==> run D <==
==> flow/design.v <==
`timescale 1ns/100ps
module conv(
           input Aclk,
           input rst,
           input [7:0] Xin,
           input [7:0] Kin,
           output reg [7:0] Rout,
           output reg result_done
       );
reg [7:0] pattern [9-1:0];
reg [4:0] daddr;
wire pattern_done;
reg [7:0] kernel [4-1:0];
reg [4:0] kaddr;
wire kernel_done;
reg [7:0] result [4-1:0];
reg [4:0] out_cnt;
integer i;
assign pattern_done = (daddr-1>=9) ? 1'd1 : 1'd0;
always@(posedge Aclk)
begin
    if(rst)
    begin
        for(i=0;i<9;i=i+1)
        begin
            pattern[i] <= 7'd0;
        end
        daddr <= 5'd1;   
    end
    else
    begin
        if(pattern_done)
        begin
            pattern[daddr] <= pattern[daddr];
            daddr <= daddr;
        end
        else
        begin
            pattern[daddr-1] <= Xin;
            daddr <= daddr + 5'd1;
        end
    end
end
assign kernel_done = (kaddr-1>=4) ? 1'd1 : 1'd0;
always@(posedge Aclk)
begin
    if(rst)
    begin
        for(i=0;i<4;i=i+1)
        begin
            kernel[i] <= 7'd0;
        end
        kaddr <= 5'd1;
    end
    else
    begin
        if(kernel_done)
        begin
            kernel[kaddr] <= kernel[kaddr];
            kaddr <= kaddr;
        end
        else
        begin
            kernel[kaddr-1] <= Kin;
            kaddr <= kaddr + 5'd1;
        end
    end
end
always@(*)
begin
    if(rst)
    begin
        for(i=0;i<4;i=i+1)
        begin
            result[i] = 7'd0;
        end
    end
    else
    begin
        if(pattern_done & kernel_done)
        begin
            result[0] = pattern[0]*kernel[0] + pattern[1]*kernel[1] + pattern[3]*kernel[2] + pattern[4]*kernel[3];
            result[1] = pattern[1]*kernel[0] + pattern[2]*kernel[1] + pattern[4]*kernel[2] + pattern[5]*kernel[3];
            result[2] = pattern[3]*kernel[0] + pattern[4]*kernel[1] + pattern[6]*kernel[2] + pattern[7]*kernel[3];
            result[3] = pattern[4]*kernel[0] + pattern[5]*kernel[1] + pattern[7]*kernel[2] + pattern[8]*kernel[3];
        end
        else
        begin
            for(i=0;i<4;i=i+1)
            begin
                result[i] = 7'd0;
            end
        end
    end
end
always@(posedge Aclk)
begin
    if(rst)
    begin
        result_done <= 1'd0;
    end
    else
    begin
        if(pattern_done & kernel_done)
        begin
            result_done <= 1'd1;
        end
        else
        begin
            result_done <= result_done;
        end
    end
end
always@(posedge Aclk)
begin
    if(rst)
    begin
        Rout <= 7'd0;
        out_cnt <= 5'd1;
    end
    else
    begin
        if(pattern_done & kernel_done)
        begin
            out_cnt <= out_cnt + 5'd1;
            Rout <= result[out_cnt-1];
        end
        else
        begin
            out_cnt <= 5'd1;
            Rout <= 5'd0;
        end
    end
end
endmodule
==> flow/run.sh <==
#!/bin/bash
# the make line also repeats each setting of config.mk as NAME=value (left out here)
make -C /OpenROAD-flow-scripts/flow DESIGN_CONFIG=/design/flow/config.mk WORK_HOME=/design/flow/orfs CLKGATE_MAP_FILE= finish
==> flow/config.mk <==
export PLATFORM = sky130hd
export DESIGN_NAME = conv
export DESIGN_NICKNAME = conv
export VERILOG_FILES = /design/flow/design.v
export SDC_FILE = /design/flow/constraint.sdc
export NUM_CORES = 4
export LEC_CHECK = 0
export CAP_MARGIN = 20
export CORE_MARGIN = 2
export CORE_UTILIZATION = 72
export CTS_CLUSTER_SIZE = 51
export PLACE_DENSITY_LB_ADDON = 0.0
export SETUP_SLACK_MARGIN = 1.83
export SLEW_MARGIN = 20
export TNS_END_PERCENT = 65
==> flow/constraint.sdc <==
create_clock -name core_clock -period 6.5 [get_ports {Aclk}]
set_input_delay 1.3000 -clock core_clock [delete_from_list [all_inputs] [get_ports {Aclk}]]
set_output_delay 1.3000 -clock core_clock [all_outputs]
set_load 0.01 [all_outputs]
==> inputs of run R, as changes to run D <==
==> flow/config.mk (replaced) <==
export PLATFORM = sky130hd
export DESIGN_NAME = conv
export DESIGN_NICKNAME = conv
export VERILOG_FILES = /design/flow/design.v
export SDC_FILE = /design/flow/constraint.sdc
export NUM_CORES = 4
export LEC_CHECK = 0
export ABC_AREA = 1
export CAP_MARGIN = 20
export CORE_MARGIN = 2
export CORE_UTILIZATION = 21
export SLEW_MARGIN = 20
==> flow/constraint.sdc (replaced) <==
create_clock -name core_clock -period 10.0 [get_ports {Aclk}]
set_input_delay 2.0000 -clock core_clock [delete_from_list [all_inputs] [get_ports {Aclk}]]
set_output_delay 2.0000 -clock core_clock [all_outputs]
set_load 0.01 [all_outputs]
==> inputs of run F, as changes to run D <==
==> flow/config.mk (replaced) <==
export PLATFORM = sky130hd
export DESIGN_NAME = conv
export DESIGN_NICKNAME = conv
export VERILOG_FILES = /design/flow/design.v
export SDC_FILE = /design/flow/constraint.sdc
export NUM_CORES = 4
export LEC_CHECK = 0
export ABC_AREA = 1
export CAP_MARGIN = 20
export CORE_MARGIN = 2
export CORE_UTILIZATION = 58
export SLEW_MARGIN = 20
==> flow/constraint.sdc (replaced) <==
create_clock -name core_clock -period 8.23 [get_ports {Aclk}]
set_input_delay 1.6460 -clock core_clock [delete_from_list [all_inputs] [get_ports {Aclk}]]
set_output_delay 1.6460 -clock core_clock [all_outputs]
set_load 0.01 [all_outputs]
==> comparison <==
The highest cell count belongs to run R, the lowest to run D.
Hold slack: run D > run F > run R.
Routed wire length: run R > run F > run D.
In sequential cell count, run D and run F do not differ.
Run F ran to the end with no violations. Run R finished with timing, DRC and antenna clean. Run D reached the layout checks and failed them: setup timing.
Of run R and run F, run F has the higher utilization (gap 39 points).
Non-clock buffer count, highest first: run D, run F, run R.
The lowest register-to-register slack belongs to run D, the highest to run R.
The lowest setup slack belongs to run D, the highest to run R.
==> figures <==
metric                                                                                 run D                   run F                  run R
Run status                                                        complete, but fails checks  timing/DRC/antenna clean  timing/DRC/antenna clean
Layout check failures                                                           setup timing                       -                      -
Die span in y                                                                         176 um                  203 um                 335 um
Via count of the first global-routing pass                                             18000                   19100                  18800
Relative area of clock buffers and inverters in the final design                       2.56%                   2.44%                  2.49%
Std cell rows                                                                             62                      72                    121
Cell occurring most often along the worst timing path                  sky130_fd_sc_hd__fa_1  sky130_fd_sc_hd__inv_1  sky130_fd_sc_hd__fa_1
Vias per Instance                                                                       5.78                    5.13                   4.12
Post-cts repair resize count                                                              29                       0                      0
Synthesized instance count                                                              2273                    3138                   3138
Placed Area                                                                        23600 um2               23700 um2              24700 um2
Met2 Track Usage GR                                                                    69.3%                   56.6%                  20.8%
Seq area share                                                                         14.5%                   14.6%                  14.0%
End-of-flow core utilization                                                           84.7%                   62.4%                  23.3%
Post-route setup slack                                                             -0.406 ns                0.677 ns                2.62 ns
Crit. Startpoint                                                               pattern[4][1]           pattern[4][2]           kernel[3][3]
Total GRT Usage                                                                        43.7%                   34.1%                  12.9%
